## run 1
## snack
module snack(
    input ps2_data,
    input ps2_clk,
    input clk,
    input [1:0] speed_mode,
    input rst_n,
    input key,
    output hsync,
    output vsync,
    output beep,
    output [3:0] vga_r,
    output [3:0] vga_g,
    output [3:0] vga_b
    );
    wire key_r,key_l,key_u,key_d;
    PS2 ps2(.clk(clk),.rst(!rst_n),.ps2_clk(ps2_clk),.ps2_data(ps2_data),.up(key_u),.left(key_l),.right(key_r),.down(key_d));
    wire [9:0] col;
    wire [8:0] row;
    wire [9:0] box_x;
    wire [8:0] box_y;
    wire drive;
    wire snake_r;
    wire snake_head;
    snack_control u1_snack_control(
        .clk(clk),
        .rst_n(rst_n),
        .key_r(key_r),
        .key_l(key_l),
        .key_u(key_u),
        .key_d(key_d),
        .box_x(box_x),
        .box_y(box_y),
        .x_pos(col),
        .y_pos(row),
        .speed_mode(speed_mode),
        .drive(drive),
        .snack_r(snake_r),
        .snake_head(snake_head)
                  );
    random_box u1_random_box(
        .clk(clk),
        .rst_n(rst_n),
        .drive(drive), 
        .box_x(box_x), 
        .box_y(box_y)
    );
    wire [11:0] pixel;
    wire rdn;
    reg control_signal;
    wire [3:0]vga_r1;
    wire [3:0]vga_g1;
    wire [3:0]vga_b1;
    wire hsync1;
    wire vsync1;
    wire [3:0]vga_r2;
    wire [3:0]vga_g2;
    wire [3:0]vga_b2;
    wire hsync2;
    wire vsync2;
    VGA vga0(
        .clk(clk),
        .rst(!rst_n),
        .R(vga_r1),
        .G(vga_g1),
        .B(vga_b1),
        .HS(hsync1),
        .VS(vsync1),
        .row(row),
        .col(col),
        .rdn(rdn),
        .Din(pixel)
    );
    assign vga_r2 = 4'h0;
    assign vga_g2 = 4'h0;
    assign vga_b2 = 4'h0;
    assign hsync2 = 1'b0;
    assign vsync2 = 1'b0;
    draw_snake draw(
        .clk(clk),
        .rdn(rdn),
        .row(row),
        .col(col),
        .rst_n(rst_n),
        .box_x(box_x),
        .box_y(box_y),
        .pixel(pixel),
        .snake_r(snake_r),
        .snake_head(snake_head)
    );
    always @(posedge clk or negedge rst_n) begin
        if (!rst_n) begin
            control_signal <= 1'b0;  
        end else begin
            control_signal <=1'b1;
        end
    end
  ...
For scale: about 6700 cells after synthesis, about 580 flip-flops, ~0.055 sq mm of cells after synthesis.
Settings: LEC_CHECK=0, CAP_MARGIN=20, CORE_MARGIN=2, CORE_UTILIZATION=70, CTS_CLUSTER_SIZE=18, PLACE_DENSITY_LB_ADDON=0.19, SETUP_SLACK_MARGIN=1.68, SLEW_MARGIN=20; clock period 5.7 ns.
run.sh (not shown) runs the stock make flow with config.mk's settings and CLKGATE_MAP_FILE=.
### run 1 -> run 2
# run 1
export LEC_CHECK = 0
export CAP_MARGIN = 20
export CORE_MARGIN = 2
export CORE_UTILIZATION = 70
export CTS_CLUSTER_SIZE = 18
export PLACE_DENSITY_LB_ADDON = 0.19
export SETUP_SLACK_MARGIN = 1.68
export SLEW_MARGIN = 20
create_clock -name core_clock -period 5.7 [get_ports {clk}]
# run 2
export LEC_CHECK = 0
export CAP_MARGIN = 20
export CORE_MARGIN = 2
export CORE_UTILIZATION = 72
export CTS_CLUSTER_DIAMETER = 74
export CTS_CLUSTER_SIZE = 10
export HOLD_SLACK_MARGIN = 0.29
export PLACE_DENSITY = 0.4
export SETUP_SLACK_MARGIN = 1.69
export SLEW_MARGIN = 20
create_clock -name core_clock -period 5.7 [get_ports {clk}]
Findings:
- On maximum frequency, the higher figure sits with run 1, not run 2.
- Diff run 1 -> run 2: chip area now sits lower; met2 track demand over resource now sits higher.
- As far as area of the multi-input gates is concerned, run 2 and run 1 perform about the same.
- [compare] base=run 1 new=run 2: fraction of power spent switching nets picked up an extra 1.5 points; setup slack lost 0.015 ns.
Input changes introduced in run 3 (baseline for comparison: run 2):
# run 2
export LEC_CHECK = 0
export CAP_MARGIN = 20
export CORE_MARGIN = 2
export CORE_UTILIZATION = 72
export CTS_CLUSTER_DIAMETER = 74
export CTS_CLUSTER_SIZE = 10
export HOLD_SLACK_MARGIN = 0.29
export PLACE_DENSITY = 0.4
export SETUP_SLACK_MARGIN = 1.69
export SLEW_MARGIN = 20
create_clock -name core_clock -period 5.7 [get_ports {clk}]
# run 3
export LEC_CHECK = 0
export CAP_MARGIN = 20
export CORE_MARGIN = 2
export CORE_UTILIZATION = 72
export CTS_CLUSTER_SIZE = 10
export SETUP_SLACK_MARGIN = 1.69
export SLEW_MARGIN = 20
create_clock -name core_clock -period 5.7 [get_ports {clk}]
--- outcome ---
Run 3 went all the way through synthesis, placement and routing and the layout is clean on timing, DRC and antenna.
Of the two values seen for critical path's slowest cell, a2111oi_2 was produced by run 3 and dfxtp_2 by run 2.
Diff run 2..run 3 | routed length per placed instance | negligible
[compare] base=run 2 new=run 3: maximum frequency from static timing analysis up about 1.7%; clock network fraction of design power has increased; wire length of the first global-routing pass did not really move.
In the flow results for run 2 and run 3, the layout-stage area growth over the synthesis result is larger on run 3.
Changes in run 4 relative to run 3:
# run 3
export LEC_CHECK = 0
export CAP_MARGIN = 20
export CORE_MARGIN = 2
export CORE_UTILIZATION = 72
export CTS_CLUSTER_SIZE = 10
export SETUP_SLACK_MARGIN = 1.69
export SLEW_MARGIN = 20
create_clock -name core_clock -period 5.7 [get_ports {clk}]
# run 4
export LEC_CHECK = 0
export CAP_MARGIN = 30
export CELL_PAD_IN_SITES_DETAIL_PLACEMENT = 0
export CELL_PAD_IN_SITES_GLOBAL_PLACEMENT = 0
export CORE_MARGIN = 2
export CORE_UTILIZATION = 72
export MIN_ROUTING_LAYER = met1
export PLACE_DENSITY = 0.69
export SETUP_SLACK_MARGIN = 1.7
export SLEW_MARGIN = 20
create_clock -name core_clock -period 5.7 [get_ports {clk}]
## What came out
Total power of run 4 is higher than that of run 3. On fraction of area in clock buffers and inverters, run 4 and run 3 are neck and neck. Looking at run 4 and run 3, the cell count after placement is a wash. There was hardly any difference in longest individual stage delay on the worst path between run 4 and run 3. Total power per unit cell area: run 4 vs run 3 up about 0.38%. Between run 4 and run 3, the difference in global-route usage is negligible. Compared run 3 against run 4; count of fill cells added during filler insertion within noise. Summary of the comparison: setup slack is lower in run 4, relative to run 3.

## wip/tundra
Starting RTL as in the previous note.
export LEC_CHECK = 0
export ABC_AREA = 1
export CAP_MARGIN = 15
export CELL_PAD_IN_SITES_DETAIL_PLACEMENT = 0
export CELL_PAD_IN_SITES_GLOBAL_PLACEMENT = 0
export CORE_MARGIN = 2
export CORE_UTILIZATION = 72
export CTS_CLUSTER_DIAMETER = 379
export CTS_CLUSTER_SIZE = 14
export HOLD_SLACK_MARGIN = 0.29
export MIN_ROUTING_LAYER = met1
export PLACE_DENSITY_LB_ADDON = 0.03
export SETUP_SLACK_MARGIN = -0.35
export SLEW_MARGIN = 20
create_clock -name core_clock -period 5.78 [get_ports {clk}]
wip/tundra: flow completed, timing, DRC and antenna clean
What wip/yarrow does differently from wip/tundra at the input level:
Settings: CAP_MARGIN: 15 -> 40; CTS_CLUSTER_DIAMETER: 379 -> 312; CTS_CLUSTER_SIZE: 14 -> 17; HOLD_SLACK_MARGIN: 0.29 -> unset; PLACE_DENSITY_LB_ADDON: 0.03 -> 0.02; SETUP_SLACK_MARGIN: -0.35 -> unset; the clock period (ns, I/O delays scaled along): 5.78 -> 5.7.
### Flow results
- wip/tundra -> wip/yarrow: area of all placed cells without fillers flat
- The number of nets at the end of the flow on wip/yarrow is in line with that on wip/tundra.
- Compared wip/yarrow vs wip/tundra, and clock period minus final worst setup slack is down in wip/yarrow.
- Across wip/tundra and wip/yarrow, the outcome is the same: a clean finish for every run.
- Compared with wip/tundra, in wip/yarrow core utilization of the finished layout saw little to no change, combinational share of power rose 0.5 points, average detailed-routed wire length per instance shows no meaningful change, wire length shows no meaningful change.
#### Input delta (wip/cedar over wip/yarrow)
Settings: a deleted CTS_CLUSTER_DIAMETER that had been 312; an added SETUP_SLACK_MARGIN of 1.48; an added HOLD_SLACK_MARGIN of 0.2; a change of CAP_MARGIN from 40 to 15.
==> results <==
No run among wip/yarrow and wip/cedar stopped early or left any final violation; all are clean.
The estimated power of wip/cedar ends up higher than the estimate for wip/yarrow.
Lower global-route usage goes to wip/yarrow over wip/cedar.
wip/cedar against wip/yarrow: part of the total power dissipated in combinational logic lower; sequential share of layout area lower; net switching power figure higher; area growth from synthesis to layout higher; fraction of power spent switching nets lower.
Re clock share of power: wip/yarrow and wip/cedar aren't equal, and the lower value belongs to wip/yarrow.
Looking at portion of the clock cycle consumed by the worst path in the final layout across wip/yarrow and wip/cedar, the one that comes out lower is wip/yarrow.
### wip/cedar -> wip/xenon
Settings: CELL_PAD_IN_SITES_DETAIL_PLACEMENT no longer set, was 0; CELL_PAD_IN_SITES_GLOBAL_PLACEMENT no longer set, was 0; CTS_CLUSTER_SIZE now 14, was 17; SETUP_SLACK_MARGIN now -0.4, was 1.48; CTS_CLUSTER_DIAMETER now 352, previously not set; MIN_ROUTING_LAYER no longer set, was met1; CAP_MARGIN now 5, was 15; HOLD_SLACK_MARGIN now 0.26, was 0.2.
Findings:
Taking wip/cedar as the reference, in wip/xenon via count lower, number of buffers created by CTS went down 36%, detailed router's first-iteration violation count lost 4.7%, critical path data arrival time moved down.

ember:
Starting RTL as in the previous note.
// snack
module snack(
    input ps2_data,
    input ps2_clk,
    input clk,
    input [1:0] speed_mode,
    input rst_n,
    input key,
    output hsync,
    output vsync,
    output beep,
    output [3:0] vga_r,
    output [3:0] vga_g,
    output [3:0] vga_b
    );
Settings: LEC_CHECK=0, CAP_MARGIN=30, CELL_PAD_IN_SITES_DETAIL_PLACEMENT=0, CELL_PAD_IN_SITES_GLOBAL_PLACEMENT=0, CORE_MARGIN=2, CORE_UTILIZATION=69, MIN_ROUTING_LAYER=met1, PLACE_DENSITY=0.69, SLEW_MARGIN=20; clock period 6.78 ns.
ember finished all stages; the layout is clean.
Relative to ember, the following input files were edited for raven:
==> flow/config.mk <==
export PLATFORM = sky130hd
export DESIGN_NAME = snack
export DESIGN_NICKNAME = snack
export VERILOG_FILES = /design/flow/design.v
export SDC_FILE = /design/flow/constraint.sdc
export NUM_CORES = 4
export LEC_CHECK = 0
export ABC_AREA = 1
export CAP_MARGIN = 0
export CELL_PAD_IN_SITES_DETAIL_PLACEMENT = 1
export CELL_PAD_IN_SITES_GLOBAL_PLACEMENT = 0
export CORE_MARGIN = 2
export CORE_UTILIZATION = 27
export CTS_CLUSTER_SIZE = 95
export GPL_ROUTABILITY_DRIVEN = 0
export HOLD_SLACK_MARGIN = -0.04
export MAX_ROUTING_LAYER = met4
export MIN_ROUTING_LAYER = met2
export PLACE_DENSITY = 0.45
export SETUP_SLACK_MARGIN = 0.85
export SLEW_MARGIN = 20
export TNS_END_PERCENT = 75
==> results <==
Delta (raven minus ember): final setup violation count level; clock group share of total power level.
Summary of the comparison: post-synthesis chip area from yosys is higher in raven, relative to ember.
Here is what was changed in the inputs of pepper compared with raven.
==> flow/config.mk <==
export PLATFORM = sky130hd
export DESIGN_NAME = snack
export DESIGN_NICKNAME = snack
export VERILOG_FILES = /design/flow/design.v
export SDC_FILE = /design/flow/constraint.sdc
export NUM_CORES = 4
export LEC_CHECK = 0
export CAP_MARGIN = 20
export CORE_MARGIN = 2
export CORE_UTILIZATION = 40
export SLEW_MARGIN = 20
==> flow/constraint.sdc <==
create_clock -name core_clock -period 40.0 [get_ports {clk}]
set_input_delay 8.0000 -clock core_clock [delete_from_list [all_inputs] [get_ports {clk}]]
set_output_delay 8.0000 -clock core_clock [all_outputs]
set_load 0.01 [all_outputs]
--- outcome ---
- Compared with raven, pepper shows synthesized area that has gone down by a few percent.
- pepper against raven: number of logic stages on the critical path including buffering lower; hold slack higher; non-clock buffer count higher.
- pepper vs raven, most heavily used metal layer in global routing: met2 vs met3
Inputs modified between pepper and quartz:
--- a/flow/config.mk
+++ b/flow/config.mk
@@ -10,2 +10,4 @@
 export CORE_UTILIZATION = 40
+export GPL_TIMING_DRIVEN = 0
+export SETUP_SLACK_MARGIN = 2.43
 export SLEW_MARGIN = 20
quartz: PASS, flow complete, no timing, DRC or antenna violations
Going from pepper to quartz, number of antenna violations at the first check in global routing increased 3, clock-cell share of area decreased 0.16 points, global-route wire length before repair increased about 11%, synthesized cell count essentially unchanged, combinational group share of total power increased 2.3 points.
quartz vs pepper: relative slew slack down in quartz
Power figures rest on the tool's default switching activity, not on a simulated workload.
